job 6684:
==> flow/design.v <==
module pixel_sort_asc (
	 input clk, reset, soft_rst,
	 input enable, 
	 input      [15:0] Pixel_in1, Pixel_in2, Pixel_in3, Pixel_in4 , Pixel_in5 , Pixel_in6, Pixel_in7, Pixel_in8,
	 output reg [15:0] Pixel_out1, Pixel_out2, Pixel_out3, Pixel_out4 , Pixel_out5 , Pixel_out6, Pixel_out7, Pixel_out8,    output reg valid_out
);
integer i, j;
reg [15:0] array [1:8]; 
reg [15:0] temp;
reg [15:0] in1, in2, in3, in4, in5, in6, in7, in8;
always @(posedge clk)
 begin
 if (reset)
     begin
	  in1 <= 0;
	  in2 <= 0; 
	  in3 <= 0; 
	  in4 <=	0;
	  in5 <=	0; 
	  in6 <=	0; 
	  in7 <=	0; 
	  in8 <=	0; 
	  valid_out <= 0; 
		 Pixel_out1 <= 0;
		 Pixel_out2 <= 0;
		 Pixel_out3 <= 0;
		 Pixel_out4 <= 0;
		 Pixel_out5 <= 0;
		 Pixel_out6 <= 0;
		 Pixel_out7 <= 0;
		 Pixel_out8 <= 0; 
	  end 
	  else if(soft_rst)
		 begin 
	    in1 <=  0;
		 in2 <=  0; 
	    in3 <=  0; 
	    in4 <=	0;
	    in5 <=	0; 
	    in6 <=	0; 
	    in7 <=	0; 
	    in8 <=	0; 
	    valid_out <= 0; 
		 Pixel_out1 <= 0;
		 Pixel_out2 <= 0;
		 Pixel_out3 <= 0;
		 Pixel_out4 <= 0;
		 Pixel_out5 <= 0;
		 Pixel_out6 <= 0;
		 Pixel_out7 <= 0;
		 Pixel_out8 <= 0; 
       end
		 else  if(enable)
		 begin
       valid_out <= 1;
		in1<= Pixel_in1;
		in2<= Pixel_in2; 
		in3<= Pixel_in3; 
		in4<= Pixel_in4;  
		in5<=	Pixel_in5; 
		in6<=	Pixel_in6; 
		in7<=	Pixel_in7; 
		in8<=	Pixel_in8; 
		 Pixel_out1 <= array[8];
		 Pixel_out2 <= array[7];
		 Pixel_out3 <= array[6];
		 Pixel_out4 <= array[5];
		 Pixel_out5 <= array[4];
		 Pixel_out6 <= array[3];
		 Pixel_out7 <= array[2];
		 Pixel_out8 <= array[1];
	  	end
		 else begin
		 valid_out <= 0;
		 in1 <=  0;
		 in2 <=  0; 
	    in3 <=  0; 
	    in4 <=	0;
	    in5 <=	0; 
	    in6 <=	0; 
	    in7 <=	0; 
	    in8 <=	0; 
		 Pixel_out1 <= 0;
		 Pixel_out2 <= 0;
		 Pixel_out3 <= 0;
		 Pixel_out4 <= 0;
		 Pixel_out5 <= 0;
		 Pixel_out6 <= 0;
		 Pixel_out7 <= 0;
		 Pixel_out8 <= 0; 
       end	
 end 
 always @(*)
  begin
 if (reset)
     begin
		 array[1] =  0; 
		 array[2] =	 0;
		 array[3] =  0;
		 array[4] =  0;
		 array[5] =  0;
		 array[6] =  0;
		 array[7] =  0;
		 array[8] =  0;
	  end 
	  else if(soft_rst)
		 begin 
	    array[1] =  0; 
		 array[2] =	 0;
		 array[3] =  0;
		 array[4] =  0;
		 array[5] =  0;
		 array[6] =  0;
		 array[7] =  0;
		 array[8] =  0;
	     end
	else  begin
			 array[1] =  Pixel_in1; 
			 array[2] =	 Pixel_in2;
			 array[3] =  Pixel_in3;
			 array[4] =  Pixel_in4;
			 array[5] =  Pixel_in5;
			 array[6] =  Pixel_in6;
			 array[7] =  Pixel_in7;
			 array[8] =  Pixel_in8;
 for ( i= 8; i>0; i=i-1) begin
		for(j=1; j<i; j=j+1) begin 
		 if (array[j] < array[j + 1])
          begin
            temp = array[j];
            array[j] = array[j + 1];
            array[j + 1] = temp;
				end
		   end
		end
	end
 end 
endmodule 
clock: 16.6 ns
lec_check: 0
abc_area: 1
cap_margin: 20
core_margin: 2
core_utilization: 72
cts_cluster_diameter: 397
cts_cluster_size: 72
place_density: 0.38
setup_slack_margin: 4.93
slew_margin: 20
run.sh (not shown) runs the stock make flow with config.mk's settings and CLKGATE_MAP_FILE=.
Tool error DPL-0038 stopped job 6684 during detailed placement (3_5_place_dp); no final results.
Relative to job 6684, the following input files were edited for job 4844:
Settings: a change of SETUP_SLACK_MARGIN from 4.93 to 1.0; a change of CORE_UTILIZATION from 72 to 51; a deleted CTS_CLUSTER_DIAMETER that had been 397; a deleted ABC_AREA that had been 1; a deleted CTS_CLUSTER_SIZE that had been 72; a deleted PLACE_DENSITY that had been 0.38; a change of the clock period (ns, I/O delays scaled along) from 16.6 to 20.2.
Findings:
- Summary: with job 6684 as the reference, floorplan row count in job 4844 moved up by more than 10%.
- global routing (5_1_grt): job 4844 exited with error
- From job 6684 to job 4844 the numbers moved as follows: area after synthesis now larger, count of cell types in the netlist climbed 60.
Inputs modified between job 4844 and job 7171:
Settings: SETUP_SLACK_MARGIN changed from 1.0 to -1.04; CORE_UTILIZATION changed from 51 to 57; the clock period (ns, I/O delays scaled along) changed from 20.2 to 34.2.
==> comparison <==
- Compared with job 4844, job 7171 shows horizontal die dimension lower by 5.3%.
- Per the comparison of job 7171 with job 4844, number of H-tree branching levels held steady; number of instances resized during post-cts repair decreased by 407 relative to the old numbers.
- Routability congestion estimate is higher on job 7171
- Die span in y was lower in job 7171 than in job 4844.
- The log for job 7171 ends in global routing (5_1_grt) with error GRT-0232, so the run never completed.
Input changes introduced in job 1339 (baseline for comparison: job 7171):
Settings: changing CORE_UTILIZATION from 57 to 40; changing SETUP_SLACK_MARGIN from -1.04 to 5.0; changing the clock period (ns, I/O delays scaled along) from 34.2 to 36.5.
### Flow results
- Measured against job 7171, the cell area after placement of job 1339 comes out at 0.869 times the reference value.
- The final reports for job 1339 and job 7171 show floorplan utilization lower in the former.
- No stage failed in job 1339, and the final checks on the layout all came back clean.
- What ended job 7171 was a tool error in global routing (5_1_grt); the run never finished.
- Compared with job 7171, job 1339 shows a higher worst slack after detailed placement.
- Comparing job 1339 against job 7171, there is no change at all in synthesized area.
- As far as sequential element share of the synthesized area goes, job 1339 and job 7171 are indistinguishable; the numbers are identical.
- Taking job 7171 as the reference, in job 1339 number of placement rows increased by 15 relative to the old numbers; area inside the core boundary shows an increase of 43%; level count of the clock H-tree closely matched the old numbers.
- What job 1339 reported for chip width has to be multiplied by 0.840 to get the figure for job 7171.
--- input diff job 1339..job 3808 ---
Settings: an added TNS_END_PERCENT of 5; a change of CORE_UTILIZATION from 40 to 58; a change of SETUP_SLACK_MARGIN from 5.0 to -2.0; a change of the clock period (ns, I/O delays scaled along) from 36.5 to 29.6.
==> results <==
Job 3808 vs job 1339 — number of placement rows dropped by more than 10%
The log for job 3808 ends in clock tree synthesis (4_1_cts) with error DPL-0038, so the run never completed.
Re die span in x: job 1339 was higher than job 3808.
Diff job 1339 and job 3808: area of the core lower in job 3808
Comparing job 1339 and job 3808, the lower total die size was measured on job 3808.

* * *

== v32 ==
Starts from the design.v that is shown in full above.
make LEC_CHECK=0 CAP_MARGIN=20 CORE_MARGIN=2 CORE_UTILIZATION=52 SETUP_SLACK_MARGIN=1.0 SLEW_MARGIN=20 finish   # period 18.3 ns
v32 is listed as incomplete: the tool reported an error in global routing and the run ended there.
The following lists how v30 was set up differently from v32:
- swapping 52 for 66 in CORE_UTILIZATION
- clearing SETUP_SLACK_MARGIN, which used to be 1.0
- swapping 18.3 for 29.0 in the clock period (ns, I/O delays scaled along)
Findings:
- The flow ended early for v30: it failed with a tool error in detailed placement.
- Comparing v32 and v30, initial cell density of the core is higher on v30.
- Synthesized netlist net count delta (v30 -> v32): insignificant
- Relative to v32, die span in x has gone down in v30.
- On v30: total die size is about 20% lower than what v32 gave.
For v29, these inputs were changed with respect to v30:
- SETUP_SLACK_MARGIN: unset -> 5.0
- CORE_UTILIZATION: 66 -> 58
- the clock period (ns, I/O delays scaled along): 29.0 -> 24.9
## What came out
- Compared with v30, v29 shows a floorplan utilization that is 7.6 points lower.
- v29 gives more die size than v30 did.
- Relative to v30, the overall die height of v29 is higher by about 6.5%.
- As for a clean layout from v30 and v29, there is none.
- v29 failed in clock tree synthesis with DPL-0038.
- | area reported by Yosys stat | v30 vs v29 | ≈ equal |
diff inputs: v29 => v53
- changing SETUP_SLACK_MARGIN from 5.0 to -1.53
- changing the clock period (ns, I/O delays scaled along) from 24.9 to 26.6
## What came out
v53: it failed with a tool error in global routing, so there are no final results.
Relative to v29, the worst slack at placement of v53 is higher by 1.38 ns.
Reported for v53 and v29, simple logic cell fraction of the synthesized area turned out identical to the last digit.
Area figure in the yosys stat output: v53 vs v29 identical
As far as number of standard cells after synthesis goes, v29 and v53 are indistinguishable; the numbers are identical.
Any difference in synthesized area between v29 and v53 is small enough to ignore.

* * *

// pixel_sort_asc: RTL as listed in full above, without the edits since
clock: 38.0 ns
lec_check: 0
cap_margin: 20
cell_pad_in_sites_detail_placement: 2
cell_pad_in_sites_global_placement: 0
core_aspect_ratio: 0.78
core_margin: 4
core_utilization: 40
min_routing_layer: met2
place_density_lb_addon: 0.11
setup_slack_margin: 1.0
slew_margin: 0
The starting point aborted during detailed placement.
Edit:
- CELL_PAD_IN_SITES_DETAIL_PLACEMENT: 2 -> unset
- CELL_PAD_IN_SITES_GLOBAL_PLACEMENT: 0 -> unset
- CORE_ASPECT_RATIO: 0.78 -> unset
- CORE_MARGIN: 4 -> 2
- CORE_UTILIZATION: 40 -> 58
- MIN_ROUTING_LAYER: met2 -> unset
- PLACE_DENSITY_LB_ADDON: 0.11 -> unset
- SETUP_SLACK_MARGIN: 1.0 -> 5.0
- SLEW_MARGIN: 0 -> 20
After rerunning: This time the run aborted during global routing, error GRT-0232. Synthesized area stays the same. Die area came out lower by 33%. Synthesized cell count does not change.
Edit:
- HOLD_SLACK_MARGIN: unset -> -0.09
- SETUP_SLACK_MARGIN: 5.0 -> 1.0
- TNS_END_PERCENT: unset -> 5
Result: This time the run completed with no timing, DRC or antenna violations. Area after synthesis stays the same. Die area stays the same. Synthesized cell count is unchanged.
Edit:
- CORE_ASPECT_RATIO: unset -> 0.5
- CTS_CLUSTER_DIAMETER: unset -> 54
- CTS_CLUSTER_SIZE: unset -> 14
- HOLD_SLACK_MARGIN: -0.09 -> unset
- PLACE_DENSITY_LB_ADDON: unset -> 0.3
- SETUP_SLACK_MARGIN: 1.0 -> -2.0
- TNS_END_PERCENT: 5 -> unset
- Now the flow reached the layout checks and failed them: setup timing
- final cell count decreases by 2.9%
- design area decreases by 9.2%
- maximum frequency decreases by 5.6%
- setup slack is worse by 2.2 ns
- first-iteration DRC count decreases by 12%
- utilization decreases by 7.0 points
- wire length decreases by 6.2%
- die size stays flat
- hold slack is better by 0.010 ns
Edit:
- CORE_ASPECT_RATIO: 0.5 -> 1.98
- CORE_UTILIZATION: 58 -> 40
- CTS_CLUSTER_DIAMETER: 54 -> unset
- CTS_CLUSTER_SIZE: 14 -> unset
- GPL_ROUTABILITY_DRIVEN: unset -> 0
- GPL_TIMING_DRIVEN: unset -> 0
- PLACE_DENSITY_LB_ADDON: 0.3 -> unset
- SETUP_SLACK_MARGIN: -2.0 -> 5.0
- TNS_END_PERCENT: unset -> 70
Result: The changed run completed with no timing, DRC or antenna violations. Non-clock buffer count is higher by 361. Synthesized area does not change. Final area is higher by 27%. Setup slack improved by 2.7 ns.

* * *

Starts from the design.v that is shown in full above.
clock: 16.6 ns
lec_check: 0
abc_area: 1
cap_margin: 20
core_margin: 2
core_utilization: 72
place_density_lb_addon: 0.02
setup_slack_margin: 4.93
slew_margin: 20
The starting point aborted during detailed placement (3_5_place_dp) (DPL-0038).
==> next run, changes <==
Settings changed: CTS_CLUSTER_SIZE set to 76, PLACE_DENSITY set to 0.38, PLACE_DENSITY_LB_ADDON 0.02 to not set, SETUP_SLACK_MARGIN 4.93 to 2.2.
Effect: The changed run never finished: it broke off in detailed placement (3_5_place_dp) (DPL-0038); die size does not change; synthesized area stays the same; synthesized cell count is unchanged.
==> next run, changes <==
Settings changed: ABC_AREA 1 to not set, CORE_UTILIZATION 72 to 40, CTS_CLUSTER_SIZE 76 to not set, PLACE_DENSITY 0.38 to not set, SETUP_SLACK_MARGIN 2.2 to 1.0.
Clock period 16.6 ns to 36.5 ns, I/O delays scaled along.
The changed run finished clean. Synthesized cell count drops by 9.3%. Synthesized area came out higher by 4.7%. Die size is higher by 86%.
==> next run, changes <==
Settings changed: CORE_UTILIZATION 40 to 68, SETUP_SLACK_MARGIN 1.0 to not set.
Clock period 36.5 ns to 16.6 ns, I/O delays scaled along.
The changed run aborted during detailed placement (3_5_place_dp), error DPL-0038.
Synthesized area does not change.
Die area shrinks by 41%.
Synthesized cell count is unchanged.
==> next run, changes <==
Settings changed: ABC_AREA set to 1, CORE_UTILIZATION 68 to 72, CTS_CLUSTER_SIZE set to 76, SETUP_SLACK_MARGIN set to -0.91.
The changed run failed in detailed placement (3_5_place_dp) with DPL-0038.
Die area drops by 9.6%.
Synthesized area drops by 4.5%.
Synthesized cell count climbs by 10%.

* * *

RTL: the design.v shown in full above, as it stands there.
export LEC_CHECK = 0
export ABC_AREA = 1
export CAP_MARGIN = 20
export CELL_PAD_IN_SITES_DETAIL_PLACEMENT = 1
export CORE_ASPECT_RATIO = 1.98
export CORE_MARGIN = 2
export CORE_UTILIZATION = 71
export CTS_CLUSTER_DIAMETER = 175
export GPL_ROUTABILITY_DRIVEN = 0
export GPL_TIMING_DRIVEN = 1
export MAX_ROUTING_LAYER = met4
export PLACE_DENSITY_LB_ADDON = 0.28
export SETUP_SLACK_MARGIN = 5.0
export SLEW_MARGIN = 20
export TNS_END_PERCENT = 70
create_clock -name core_clock -period 32.8 [get_ports {clk}]
The first run stopped in 3_5_place_dp on DPL-0033.
Then changed:
ABC_AREA = unset   (was 1)
CELL_PAD_IN_SITES_DETAIL_PLACEMENT = unset   (was 1)
CORE_ASPECT_RATIO = unset   (was 1.98)
CORE_UTILIZATION = 40   (was 71)
CTS_CLUSTER_DIAMETER = unset   (was 175)
GPL_TIMING_DRIVEN = 0   (was 1)
MAX_ROUTING_LAYER = unset   (was met4)
PLACE_DENSITY_LB_ADDON = unset   (was 0.28)
TNS_END_PERCENT = unset   (was 70)
clock period = 38.0 ns   (was 32.8 ns; I/O delays follow)
Effect: The new run went through all stages and came out clean; synthesized area goes up by about 5%; synthesized cell count goes down by 9.3%; die area goes up by 83%.
Then changed:
CELL_PAD_IN_SITES_GLOBAL_PLACEMENT = 1   (was unset)
CORE_ASPECT_RATIO = 0.78   (was unset)
GPL_ROUTABILITY_DRIVEN = unset   (was 0)
GPL_TIMING_DRIVEN = unset   (was 0)
MIN_ROUTING_LAYER = met2   (was unset)
PLACE_DENSITY_LB_ADDON = 0.11   (was unset)
SETUP_SLACK_MARGIN = 1.0   (was 5.0)
SLEW_MARGIN = 0   (was 20)
=> The new run never finished: it broke off in 5_1_grt, error GRT-0232. Synthesized area stays the same. Die size hardly moves. Synthesized cell count stays the same.

* * *

Starts from the design.v that is shown in full above.
export LEC_CHECK = 0
export ABC_AREA = 1
export CAP_MARGIN = 30
export CELL_PAD_IN_SITES_DETAIL_PLACEMENT = 1
export CELL_PAD_IN_SITES_GLOBAL_PLACEMENT = 0
export CORE_ASPECT_RATIO = 0.95
export CORE_MARGIN = 2
export CORE_UTILIZATION = 43
export CTS_CLUSTER_DIAMETER = 72
export GPL_ROUTABILITY_DRIVEN = 0
export GPL_TIMING_DRIVEN = 1
export MAX_ROUTING_LAYER = met4
export MIN_ROUTING_LAYER = met2
export SETUP_SLACK_MARGIN = -0.91
export SLEW_MARGIN = 30
export TNS_END_PERCENT = 85
create_clock -name core_clock -period 36.9 [get_ports {clk}]
Edit:
Settings changed: ABC_AREA 1 to default, CAP_MARGIN 30 to 25, CORE_ASPECT_RATIO 0.95 to default, CORE_MARGIN 2 to 9, MAX_ROUTING_LAYER met4 to default, MIN_ROUTING_LAYER met2 to met1, SLEW_MARGIN 30 to 10, TNS_END_PERCENT 85 to 75.
Now the flow completed, yet does not pass: setup timing. Cell count falls by 0.50%. Count of clock-buffer cells in the layout is unchanged. Global-route usage falls by 20 points. Setup slack gets worse by 2.2 ns. Cell area rises by 17%. Via count falls by 21%. Maximum frequency falls by 5.9%.
Edit:
Settings changed: CAP_MARGIN 25 to 20, CELL_PAD_IN_SITES_DETAIL_PLACEMENT 1 to default, CELL_PAD_IN_SITES_GLOBAL_PLACEMENT 0 to 1, CORE_MARGIN 9 to 2, CORE_UTILIZATION 43 to 58, CTS_CLUSTER_DIAMETER 72 to default, GPL_ROUTABILITY_DRIVEN 0 to default, MIN_ROUTING_LAYER met1 to default, SLEW_MARGIN 10 to 25, TNS_END_PERCENT 75 to 15.
Effect: The changed run ran to the end with violations: setup timing; routed wire length went down by 15%; sequential share of layout area goes up by 0.14 points; synthesized area is unchanged; die area drops by 33%; core utilization is higher by 19 points; worst hold slack is better by 0.0066 ns; count of clock-buffer cells in the layout stays the same.
Edit:
Settings changed: CELL_PAD_IN_SITES_GLOBAL_PLACEMENT 1 to default, GPL_TIMING_DRIVEN 1 to default, PLACE_DENSITY from default to 0.65, SETUP_SLACK_MARGIN -0.91 to -1.88, SLEW_MARGIN 25 to 20, TNS_END_PERCENT 15 to 25.
Clock period 36.9 ns to 20.6 ns, I/O delays scaled along.
With this change the flow did not get past clock tree synthesis (4_1_cts) (DPL-0033).
Die area is unchanged.
Area after synthesis is unchanged.
Synthesized cell count does not change.
Edit:
Settings changed: ABC_AREA from default to 1, CORE_UTILIZATION 58 to 65, CTS_CLUSTER_SIZE from default to 93, PLACE_DENSITY 0.65 to default, TNS_END_PERCENT 25 to default.
Clock period 20.6 ns to 48.3 ns, I/O delays scaled along.
Outcome: This time the run finished with timing, DRC and antenna clean; die size shrinks by 15%; synthesized cell count grows by 10%; synthesized area shrinks by 4.5%.
